## ALU
module ALU #(parameter w = 8) (
    clk, rst, CE, IN_valid, MODE, CMD, OPA, OPB, Cin,
    ERR, RES, OF, COUT, G, L, E);
clock: 7.44 ns
lec_check: 0
cap_margin: 25
cell_pad_in_sites_detail_placement: 0
core_margin: 7
core_utilization: 44
cts_cluster_diameter: 389
cts_cluster_size: 98
place_density: 0.41
setup_slack_margin: -0.7
slew_margin: 20
tns_end_percent: 15
run.sh (not shown) runs the stock make flow with config.mk's settings and CLKGATE_MAP_FILE=.
Then changed:
CELL_PAD_IN_SITES_DETAIL_PLACEMENT = 1   (was 0)
CORE_MARGIN = 2   (was 7)
CORE_UTILIZATION = 62   (was 44)
CTS_CLUSTER_DIAMETER = not set   (was 389)
CTS_CLUSTER_SIZE = 76   (was 98)
GPL_TIMING_DRIVEN = 0   (was not set)
PLACE_DENSITY = not set   (was 0.41)
PLACE_DENSITY_LB_ADDON = 0.01   (was not set)
SETUP_SLACK_MARGIN = 0.4   (was -0.7)
TNS_END_PERCENT = not set   (was 15)
=> With this change the flow died in 4_1_cts (DPL-0033). Synthesized area does not change. Die area came out lower by 36%. Synthesized cell count does not change.
Then changed:
ABC_AREA = 1   (was not set)
CAP_MARGIN = 20   (was 25)
CORE_UTILIZATION = 40   (was 62)
GPL_TIMING_DRIVEN = 1   (was 0)
PLACE_DENSITY = 0.81   (was not set)
PLACE_DENSITY_LB_ADDON = not set   (was 0.01)
This time the run completed without violations.
Die area climbs by well over a third.
Synthesized cell count climbs by a quarter to a third.
Area after synthesis climbs by a few percent.

ALU again, from the RTL that the note above started with.
Settings: LEC_CHECK=0, ABC_AREA=1, CAP_MARGIN=20, CORE_MARGIN=2, CORE_UTILIZATION=72, CTS_CLUSTER_DIAMETER=370, CTS_CLUSTER_SIZE=10, PLACE_DENSITY=0.42, SETUP_SLACK_MARGIN=0.87, SLEW_MARGIN=20, TNS_END_PERCENT=5; clock period 2.96 ns.
The first run did not get past 5_1_grt, error GRT-0116.
Rerun with:
Settings changed: ABC_AREA 1 to not set, CORE_UTILIZATION 72 to 58, CTS_CLUSTER_DIAMETER 370 to not set, CTS_CLUSTER_SIZE 10 to not set, PLACE_DENSITY 0.42 to not set, SETUP_SLACK_MARGIN 0.87 to not set, TNS_END_PERCENT 5 to not set.
Clock period 2.96 ns to 4.1 ns, I/O delays scaled along.
After rerunning: With this change the flow ran to the end with violations: setup timing; die area went up by about 18%; synthesized cell count shrinks by about 20%; synthesized area fell by about 4.5%.
Rerun with:
Settings changed: CORE_UTILIZATION 58 to 72, CTS_CLUSTER_SIZE set to 31, PLACE_DENSITY set to 0.67, SETUP_SLACK_MARGIN set to -0.29.
Clock period 4.1 ns to 4.97 ns, I/O delays scaled along.
Outcome: With this change the flow did not get past 5_1_grt; synthesized area stays the same; die size drops by about a fifth; synthesized cell count does not change.

run A:
Starting RTL as in the previous note.
Settings: LEC_CHECK=0, CAP_MARGIN=25, CELL_PAD_IN_SITES_DETAIL_PLACEMENT=0, CORE_MARGIN=2, CORE_UTILIZATION=65, CTS_CLUSTER_DIAMETER=26, SETUP_SLACK_MARGIN=0.7, SLEW_MARGIN=20; clock period 5.86 ns.
Run A reached the end of the flow, and the finished layout is clean on the timing, design-rule and antenna checks.
The following lists how run B was set up differently from run A:
diff --git a/flow/config.mk b/flow/config.mk
--- a/flow/config.mk
+++ b/flow/config.mk
@@ -10,5 +10,5 @@
 export CORE_MARGIN = 2
-export CORE_UTILIZATION = 65
-export CTS_CLUSTER_DIAMETER = 26
-export SETUP_SLACK_MARGIN = 0.7
+export CORE_UTILIZATION = 66
+export CTS_CLUSTER_DIAMETER = 42
+export SETUP_SLACK_MARGIN = -0.24
 export SLEW_MARGIN = 20
==> flow/constraint.sdc <==
create_clock -name core_clock -period 4.96 [get_ports {clk}]
set_input_delay 0.9920 -clock core_clock [delete_from_list [all_inputs] [get_ports {clk}]]
set_output_delay 0.9920 -clock core_clock [all_outputs]
set_load 0.01 [all_outputs]
==> comparison <==
Completing all stages was not enough for run B: its layout failed the final checks because of negative setup slack. [compare] base=run A new=run B: floorplan die area down 1.5%; total non-filler cell area in the finished layout up about 3.5%; wire length up about 12%. Going from run A to run B, global-route usage picked up an extra 6.4 points, sequential-cell power consumption picked up an extra 18%, register-to-register slack lost 1.82 ns, placer's final routability congestion estimate picked up an extra about 2.3%, yosys stat chip area neither gained nor lost much. Summary of run B over run A: post-route non-filler standard cell count grew by 4.5%; post-route worst setup slack shrank by 1.82 ns.
#### Input delta (run C over run B)
==> flow/config.mk <==
export PLATFORM = sky130hd
export DESIGN_NAME = ALU
export DESIGN_NICKNAME = ALU
export VERILOG_FILES = /design/flow/design.v
export SDC_FILE = /design/flow/constraint.sdc
export NUM_CORES = 4
export LEC_CHECK = 0
export CAP_MARGIN = 20
export CORE_MARGIN = 2
export CORE_UTILIZATION = 40
export SLEW_MARGIN = 20
==> flow/constraint.sdc <==
create_clock -name core_clock -period 5.79 [get_ports {clk}]
set_input_delay 1.1580 -clock core_clock [delete_from_list [all_inputs] [get_ports {clk}]]
set_output_delay 1.1580 -clock core_clock [all_outputs]
set_load 0.01 [all_outputs]
==> results <==
- Across run B and run C, a clean result was obtained everywhere but in run B.
- Compared to run B, run C has delay contributed by the slowest stage of the critical path 0.09 ns lower.
- Run B → run C: initial antenna violation count decreased by 2 relative to the old numbers; cell resize tally after clock tree synthesis decreased by 72 relative to the old numbers.
The inputs of run D differ from those of run C as listed below.
diff --git a/flow/config.mk b/flow/config.mk
--- a/flow/config.mk
+++ b/flow/config.mk
@@ -8,4 +8,7 @@
 export CAP_MARGIN = 20
+export CORE_ASPECT_RATIO = 0.74
 export CORE_MARGIN = 2
-export CORE_UTILIZATION = 40
+export CORE_UTILIZATION = 72
+export CTS_CLUSTER_SIZE = 98
+export PLACE_DENSITY = 0.36
 export SLEW_MARGIN = 20
==> flow/constraint.sdc <==
create_clock -name core_clock -period 5.81 [get_ports {clk}]
set_input_delay 1.1620 -clock core_clock [delete_from_list [all_inputs] [get_ports {clk}]]
set_output_delay 1.1620 -clock core_clock [all_outputs]
set_load 0.01 [all_outputs]
Findings:
Run D reports its worst setup path startpoint as OPA_t[4] while run C reports OPA_t[0]. Inverter count of the layout excluding clock inverters: run D vs run C identical. [compare] base=run C new=run D: final area fell 480 um^2, power share of the combinational group went up by 1.4 points, data required time of the worst path increased 0.04 ns, routed length on met1 shows a reduction of 3.7 mm, die height lost about 35%. The global-route wire length before repair reported for run D is smaller than that of run C by about 5.6%. Setup WNS run C -> run D: worse. Summary of run D over run C: clock period minus final worst setup slack increased by 0.12 ns relative to the old numbers; worst hold slack closely matched the old numbers.

ALU again, from the RTL that the note above started with.
make LEC_CHECK=0 ABC_AREA=1 CAP_MARGIN=20 CORE_MARGIN=2 CORE_UTILIZATION=69 CTS_CLUSTER_DIAMETER=36 CTS_CLUSTER_SIZE=91 PLACE_DENSITY=0.35 SETUP_SLACK_MARGIN=-0.29 SLEW_MARGIN=20 finish   # period 4.85 ns
The first run finished but failed the layout checks on negative setup slack.
Change:
- ABC_AREA: 1 -> not set
- CORE_UTILIZATION: 69 -> 72
- CTS_CLUSTER_DIAMETER: 36 -> 370
- CTS_CLUSTER_SIZE: 91 -> not set
- PLACE_DENSITY: 0.35 -> not set
- SETUP_SLACK_MARGIN: -0.29 -> not set
- clock period: 4.85 -> 2.96 ns (I/O delays scaled with it)
Effect: Now the flow never finished: it broke off in clock tree synthesis; die area decreases by a little under a tenth; area after synthesis is lower by a few percent; synthesized cell count fell by about a fifth.

ALU again, from the RTL that the note above started with.
make LEC_CHECK=0 ABC_AREA=0 CAP_MARGIN=10 CELL_PAD_IN_SITES_DETAIL_PLACEMENT=1 CORE_ASPECT_RATIO=1.09 CORE_MARGIN=3 CORE_UTILIZATION=49 CTS_CLUSTER_DIAMETER=357 CTS_CLUSTER_SIZE=12 GPL_TIMING_DRIVEN=0 MAX_ROUTING_LAYER=met4 MIN_ROUTING_LAYER=met2 PLACE_DENSITY_LB_ADDON=0.01 SETUP_SLACK_MARGIN=1.29 SLEW_MARGIN=20 finish   # period 4.73 ns
The first run never finished: it broke off in global routing (5_1_grt) (GRT-0116).
Next try:
- ABC_AREA: 0 -> default
- CAP_MARGIN: 10 -> 20
- CELL_PAD_IN_SITES_DETAIL_PLACEMENT: 1 -> default
- CORE_ASPECT_RATIO: 1.09 -> default
- CORE_MARGIN: 3 -> 2
- CORE_UTILIZATION: 49 -> 65
- CTS_CLUSTER_DIAMETER: 357 -> default
- CTS_CLUSTER_SIZE: 12 -> default
- GPL_TIMING_DRIVEN: 0 -> default
- MAX_ROUTING_LAYER: met4 -> default
- MIN_ROUTING_LAYER: met2 -> default
- PLACE_DENSITY_LB_ADDON: 0.01 -> default
- SETUP_SLACK_MARGIN: 1.29 -> -0.29
- clock period: 4.73 -> 4.97 ns (I/O delays scaled with it)
With this change the flow reached the layout checks and failed them: negative setup slack; synthesized cell count does not change; area after synthesis is unchanged; die size decreases by 26%.
Next try:
- CORE_UTILIZATION: 65 -> 40
- SETUP_SLACK_MARGIN: -0.29 -> default
- clock period: 4.97 -> 6.0 ns (I/O delays scaled with it)
This time the run produced a clean layout.
Via count came out lower by roughly a tenth.
Final cell count came out higher slightly.
Clock skew came out higher by 0.0040 ns.
Design area came out lower by roughly a tenth.
Worst hold slack gains 0.0035 ns.
Die area came out higher by well over a third.
Count of clock-buffer cells in the layout came out higher by 1.
Wire length came out lower by a little under a tenth.
Global-route usage came out lower by 17 points.
Critical path depth came out lower by 1.
Next try:
- CORE_UTILIZATION: 40 -> 8
- clock period: 6.0 -> 8.14 ns (I/O delays scaled with it)
Design area rose by 11%; global-route usage falls by 24 points; utilization goes down by 36 points; count of clock-buffer cells in the layout does not change; total power is lower by about 30%; routed wire length climbs by 7.3%.

red:
Starting RTL as in the previous note.
clock: 6.0 ns
lec_check: 0
cap_margin: 20
cell_pad_in_sites_global_placement: 2
core_aspect_ratio: 1.91
core_margin: 8
core_utilization: 45
cts_cluster_diameter: 332
cts_cluster_size: 98
place_density: 0.35
setup_slack_margin: -0.07
slew_margin: 20
tns_end_percent: 10
red reached the final stage; the timing, design-rule and antenna checks on its layout passed.
#### Input delta (blue over red)
Settings: MAX_ROUTING_LAYER newly set to met4; CORE_MARGIN changed from 8 to 3; CORE_ASPECT_RATIO removed (was 1.91); CTS_CLUSTER_DIAMETER changed from 332 to 357; CTS_CLUSTER_SIZE changed from 98 to 12; PLACE_DENSITY_LB_ADDON newly set to 0.01; HOLD_SLACK_MARGIN newly set to 0.13; CORE_UTILIZATION changed from 45 to 49; CAP_MARGIN changed from 20 to 10; SETUP_SLACK_MARGIN changed from -0.07 to 1.29; CELL_PAD_IN_SITES_GLOBAL_PLACEMENT removed (was 2); PLACE_DENSITY removed (was 0.35); TNS_END_PERCENT removed (was 10).
Every stage of the flow completed for blue, and the final layout passed the timing, design-rule and antenna checks. Per the comparison of blue with red, power went up by 22%; final-layout setup total negative slack was more or less identical; clock skew was more or less identical; utilization of the core after routing went up by 11 points; met2 demand-to-capacity share in global routing went down by 8.0 points. As of blue, maximum number of pins on one net before global-route repair had risen by more than 10% compared to red. The higher data arrival time of the critical path came out of red. Per the comparison of blue with red, via count of the first global-routing pass now sits lower; minimum period implied by the final worst setup slack lower; number of fill cells in the layout now sits lower; x dimension of the die increased by 28 µm relative to the old numbers.
## Diff of input files: green against blue
Settings: putting PLACE_DENSITY at 0.35 where nothing was set; putting CELL_PAD_IN_SITES_GLOBAL_PLACEMENT at 3 where nothing was set; putting CORE_ASPECT_RATIO at 0.5 where nothing was set; swapping 49 for 23 in CORE_UTILIZATION; swapping 3 for 8 in CORE_MARGIN; putting TNS_END_PERCENT at 10 where nothing was set; clearing MAX_ROUTING_LAYER, which used to be met4; clearing PLACE_DENSITY_LB_ADDON, which used to be 0.01; swapping 12 for 98 in CTS_CLUSTER_SIZE; clearing HOLD_SLACK_MARGIN, which used to be 0.13; clearing SETUP_SLACK_MARGIN, which used to be 1.29; swapping 10 for 20 in CAP_MARGIN; swapping 357 for 332 in CTS_CLUSTER_DIAMETER.
--- outcome ---
- The flow did not stop early for green: all stages ran, and the layout cleared the timing, design-rule and antenna checks.
- Diff blue -> green | placement-stage cell area | increase of 5.5%
- The chip footprint in blue is 0.44 times that in green.
- According to the power report, total power for green is lower than for blue.
- Compared with blue, green shows area of all placed cells without fillers that has gone down by a few percent.
- Summary of the comparison: minimum clock period is higher in green, relative to blue.
- Going from blue to green, relative contribution of combinational cells to total power shrinks by 3.2 points.
- blue vs green, routing layer with the top usage in global route: met2 vs met1
- Reported for blue and green, worst hold path stage count turned out identical to the last digit.
- Compared with blue, green has less setup slack.
- Against blue as the reference, green delivers a higher register fraction of the total cell area.
### green -> orange
Settings: a deleted CTS_CLUSTER_DIAMETER that had been 332; an added GPL_TIMING_DRIVEN of 0; a change of CORE_ASPECT_RATIO from 0.5 to 0.79; a deleted CELL_PAD_IN_SITES_GLOBAL_PLACEMENT that had been 3; an added GPL_ROUTABILITY_DRIVEN of 0; a change of CORE_MARGIN from 8 to 2; a deleted PLACE_DENSITY that had been 0.35; an added MAX_ROUTING_LAYER of met4; a change of CORE_UTILIZATION from 23 to 38; a deleted CTS_CLUSTER_SIZE that had been 98; a deleted TNS_END_PERCENT that had been 10.
## What came out
From green to orange, area after synthesis did not move at all. There was hardly any difference in clock network contribution to total cell area between orange and green. Measured against orange, the die area of green comes out at 1.8 times the reference value. Per the comparison of orange with green, portion of total power attributed to the clock network shrank by 0.2 points; number of vias in the routed layout up 560; synthesis-to-layout area growth went down 3.5 points. [orange vs green] number of tap cells added at floorplan: lower in orange.
Power and IR drop assume default switching activity.
